build 34:
==> flow/design.v (excerpt) <==
module processing_fsm(clock, reset, start_signal, size, done, 
                            buf_0_write_en, buf_1_write_en, error_buf_write_en,
                            buf_0_w_data, buf_1_w_data, error_mem_w_data,
                            buf_0_r_data, buf_1_r_data, error_mem_r_data,
                            buf_0_addr, buf_1_addr, error_mem_addr, buf_sel);
Settings: LEC_CHECK=0, CAP_MARGIN=20, CORE_MARGIN=2, CORE_UTILIZATION=58, CTS_CLUSTER_DIAMETER=40, SLEW_MARGIN=20, TNS_END_PERCENT=15; clock period 5.0 ns.
run.sh (not shown) runs the stock make flow with config.mk's settings and CLKGATE_MAP_FILE=.
Build 34: no failed stages, no open violations at the end
Setup changes, build 34 to build 25
Settings: CTS_CLUSTER_DIAMETER no longer set, was 40; TNS_END_PERCENT no longer set, was 15; CORE_UTILIZATION now 70, was 58; the clock period (ns, I/O delays scaled along) now 8.6, was 5.0.
Findings:
Build 25 — first-pass GRT wire length about 2% lower, build 34 as reference. The least setup slack across all paths after layout number comes out higher for build 25 vs build 34. Of the two values seen for critical-path cell with the highest stage delay, fa_1 was produced by build 34 and dfrtp_1 by build 25. Relative to build 34, layout filler cell count has decreased by 26% in build 25. [compare] base=build 34 new=build 25: per-cell routed wire length grew by about 5%; number of DRC violations after detailed-routing iteration 0 increased 364; cell count dropped about 6%. The final layouts of build 34 and build 25 pass the timing, design-rule and antenna checks.
Relative to build 25, the following input files were edited for build 35:
Settings: PLACE_DENSITY newly set to 0.42; CORE_UTILIZATION changed from 70 to 72; ABC_AREA newly set to 1; the clock period (ns, I/O delays scaled along) changed from 8.6 to 4.59.
[summary]
Of build 25 and build 35, the run reporting the higher wire length was build 35. Build 35 had finished all stages when the layout checks came back failing, citing setup timing. NOTE: fraction of area in multi-input gates in build 35 falls short of that of build 25. Detailed-routing wirelength on met1: build 35 > build 25. Of build 25 and build 35, the lower cell count in the Yosys report belongs to build 25. Changes observed in build 35 relative to build 25: worst hold slack dropped 150 ps; relative area of clock buffers and inverters in the final design dropped 0.34 points; multi-input gate area in the final layout dropped about 0.6%.
Setup changes, build 35 to build 28
Settings: setting TNS_END_PERCENT to 10 for the first time; changing PLACE_DENSITY from 0.42 to 0.36; changing the clock period (ns, I/O delays scaled along) from 4.59 to 3.08.
--- outcome ---
Build 28: complete, dirty (hold timing, setup timing)
Run comparison: build 28 startpoint of the most critical setup path nw_pixel[3]$_DFFE_PN0P_; build 35 startpoint of the most critical setup path w_pixel[2]$_DFFE_PN0P_
Higher maximum number of pins on one net before global-route repair was reported by build 35, not build 28.
Compared with build 35, build 28 shows post-route non-filler standard cell count that has gone up by a few percent.
The final reports for build 28 and build 35 show buffer count excluding the clock tree in the final layout higher in the former.
As far as area of the mapped netlist goes, build 28 and build 35 are indistinguishable; the numbers are identical.
Changes observed in build 28 relative to build 35: met1 layer wirelength in the final routing moved up; sum of routed wire length over all layers moved up; worst setup slack moved down.
Input-level comparison between build 86 and build 28:
Settings: ABC_AREA removed (was 1); PLACE_DENSITY removed (was 0.36); the clock period (ns, I/O delays scaled along) changed from 3.08 to 4.07.
## What came out
Build 86 -> stages 100% | layout checks FAIL | setup timing
The final report for build 28 shows a completed flow and a layout that fails verification, specifically hold timing, setup timing.
[compare] base=build 28 new=build 86: utilization -3.0 points, maximum fanout along the worst path decreased by 1 relative to the old numbers, initial antenna violation count has decreased.
Of the two candidates, build 28 has the worse design area and build 86 the better one.
Headroom to the max-slew limit is higher on build 86
NOTE: highest clock rate in build 86 falls short of that of build 28

* * *

Starting RTL as in the previous note.
Settings: LEC_CHECK=0, CAP_MARGIN=20, CELL_PAD_IN_SITES_DETAIL_PLACEMENT=0, CELL_PAD_IN_SITES_GLOBAL_PLACEMENT=1, CORE_MARGIN=8, CORE_UTILIZATION=62, CTS_CLUSTER_DIAMETER=61, GPL_ROUTABILITY_DRIVEN=1, GPL_TIMING_DRIVEN=0, MAX_ROUTING_LAYER=met4, MIN_ROUTING_LAYER=met1, PLACE_DENSITY_LB_ADDON=0.17, SETUP_SLACK_MARGIN=0.09, SLEW_MARGIN=20, TNS_END_PERCENT=10; clock period 3.96 ns.
The starting point completed, yet does not pass: negative setup slack.
Edit:
CELL_PAD_IN_SITES_DETAIL_PLACEMENT = unset   (was 0)
CELL_PAD_IN_SITES_GLOBAL_PLACEMENT = unset   (was 1)
CORE_MARGIN = 2   (was 8)
CORE_UTILIZATION = 40   (was 62)
CTS_CLUSTER_DIAMETER = unset   (was 61)
GPL_ROUTABILITY_DRIVEN = unset   (was 1)
GPL_TIMING_DRIVEN = unset   (was 0)
MAX_ROUTING_LAYER = unset   (was met4)
MIN_ROUTING_LAYER = unset   (was met1)
PLACE_DENSITY_LB_ADDON = unset   (was 0.17)
SETUP_SLACK_MARGIN = unset   (was 0.09)
TNS_END_PERCENT = unset   (was 10)
clock period = 7.0 ns   (was 3.96 ns; I/O delays follow)
- The new run ran to the end with no violations
- register-to-register slack improved by 2.4 ns
- final cell count went up by 4.5%
- routed wire length shrinks by 2.3%
- cell area drops by about 2.5%
- non-clock buffer count falls by 158

* * *

processing_fsm again, from the RTL that the note above started with.
## processing_fsm
module processing_fsm(clock, reset, start_signal, size, done, 
                            buf_0_write_en, buf_1_write_en, error_buf_write_en,
                            buf_0_w_data, buf_1_w_data, error_mem_w_data,
                            buf_0_r_data, buf_1_r_data, error_mem_r_data,
                            buf_0_addr, buf_1_addr, error_mem_addr, buf_sel);
    input clock;
    input reset;
    input start_signal;
    input size;
    output reg done;
    output reg buf_0_write_en;
    output reg buf_1_write_en;
    output error_buf_write_en; 
    output reg [7:0] buf_0_w_data;
    output reg [7:0] buf_1_w_data;
    output [15:0] error_mem_w_data; 
    input  [7:0] buf_0_r_data;
    input  [7:0] buf_1_r_data;
    input  [15:0] error_mem_r_data; 
    output reg [15:0] buf_0_addr;
    output reg [15:0] buf_1_addr;
    output reg [15:0] error_mem_addr; 
    output reg buf_sel;
    assign error_buf_write_en = 1'b0;
    assign error_mem_w_data = 16'b0;
    parameter PIXEL_OFFSET = 1'b1, LINE_OFFSET = 9'd256, LINE_MAX = 8'd239, PIXELS_PER_LINE = 9'd256;
    parameter MAX_ADDRESS = 18'd61439;
    parameter
        WAIT              = 5'b00000,
        LOAD_MID_ERR      = 5'b00001,
        LOAD_BTM_ERR      = 5'b00010,
        CHECK_PACKET_ERR  = 5'b00011,
        NW_PIXEL          = 5'b00100,
        NORTH_PIXEL       = 5'b00101,
        NE_PIXEL          = 5'b00110,
        WEST_PIXEL        = 5'b00111,
        EAST_PIXEL        = 5'b01000,
        SW_PIXEL          = 5'b01001,
        SOUTH_PIXEL       = 5'b01010,
        SE_PIXEL          = 5'b01011,
        MEM_WAIT_1        = 5'b01100,
        MEM_WAIT_2        = 5'b01101,
        MEM_WAIT_3        = 5'b01110,
        SUM               = 5'b01111,
        WRITE_RESULT      = 5'b10000,
        DONE              = 5'b10001;
    reg [7:0] nw_pixel;
    reg [7:0] n_pixel;
    reg [7:0] ne_pixel;
    reg [7:0] w_pixel;
    reg [7:0] e_pixel;
    reg [7:0] sw_pixel;
    reg [7:0] s_pixel;
    reg [7:0] se_pixel;
  ...
clock: 4.34 ns
lec_check: 0
abc_area: 1
cap_margin: 0
core_aspect_ratio: 0.92
core_margin: 2
core_utilization: 72
cts_cluster_diameter: 322
gpl_timing_driven: 1
hold_slack_margin: 0.29
max_routing_layer: met5
min_routing_layer: met1
place_density: 0.82
setup_slack_margin: 0.09
slew_margin: 25
tns_end_percent: 5
The first run finished but fails on setup timing.
Change:
ABC_AREA = default   (was 1)
CAP_MARGIN = 20   (was 0)
CORE_ASPECT_RATIO = default   (was 0.92)
CTS_CLUSTER_DIAMETER = default   (was 322)
HOLD_SLACK_MARGIN = default   (was 0.29)
PLACE_DENSITY = 0.78   (was 0.82)
SETUP_SLACK_MARGIN = -0.13   (was 0.09)
SLEW_MARGIN = 20   (was 25)
TNS_END_PERCENT = 10   (was 5)
clock period = 4.46 ns   (was 4.34 ns; I/O delays follow)
Result: The changed run reached the layout checks and failed them: setup timing; setup slack loses 0.19 ns; count of clock-buffer cells in the layout rises by 4; critical path depth falls by 8; synthesized cell count falls by 21%; hold slack loses 0.13 ns.
Change:
CORE_UTILIZATION = 70   (was 72)
PLACE_DENSITY = default   (was 0.78)
PLACE_DENSITY_LB_ADDON = 0.19   (was default)
SETUP_SLACK_MARGIN = 0.09   (was -0.13)
TNS_END_PERCENT = 5   (was 10)
clock period = 4.56 ns   (was 4.46 ns; I/O delays follow)
Outcome: The changed run ran to the end with violations: setup timing; via count is lower by 1.5%; register-to-register slack gets better by 0.08 ns; sequential share of layout area is higher by 0.18 points; core utilization is lower by 2.9 points; critical path depth is higher by 3; design area is lower by 0.75%; cell count is higher by 0.61%; synthesized area is unchanged.
Change:
CORE_UTILIZATION = 68   (was 70)
GPL_TIMING_DRIVEN = default   (was 1)
MAX_ROUTING_LAYER = default   (was met5)
MIN_ROUTING_LAYER = default   (was met1)
PLACE_DENSITY_LB_ADDON = default   (was 0.19)
SETUP_SLACK_MARGIN = default   (was 0.09)
TNS_END_PERCENT = default   (was 5)
clock period = 5.52 ns   (was 4.56 ns; I/O delays follow)
Effect: The changed run completed with no timing, DRC or antenna violations. Worst setup slack gains 0.46 ns. Maximum frequency is lower by about 9%. Critical path depth is lower by 5. Clock skew is lower by 0.0049 ns. Register-to-register slack gains 0.46 ns. Count of clock-buffer cells in the layout stays the same. Design area is lower by about 3.3%. Global-route usage is lower by 3.4 points.
Change:
CORE_UTILIZATION = 72   (was 68)
PLACE_DENSITY = 0.79   (was default)
clock period = 4.33 ns   (was 5.52 ns; I/O delays follow)
Result: This time the run finished but failed the layout checks on setup timing; die size falls by a few percent; synthesized cell count does not change; routed wire length goes up by a few percent; final area goes up by a few percent; maximum frequency rose by roughly a tenth; global-route usage rose by 3.7 points; count of clock-buffer cells in the layout does not change; first-iteration DRC count went up by roughly a tenth.
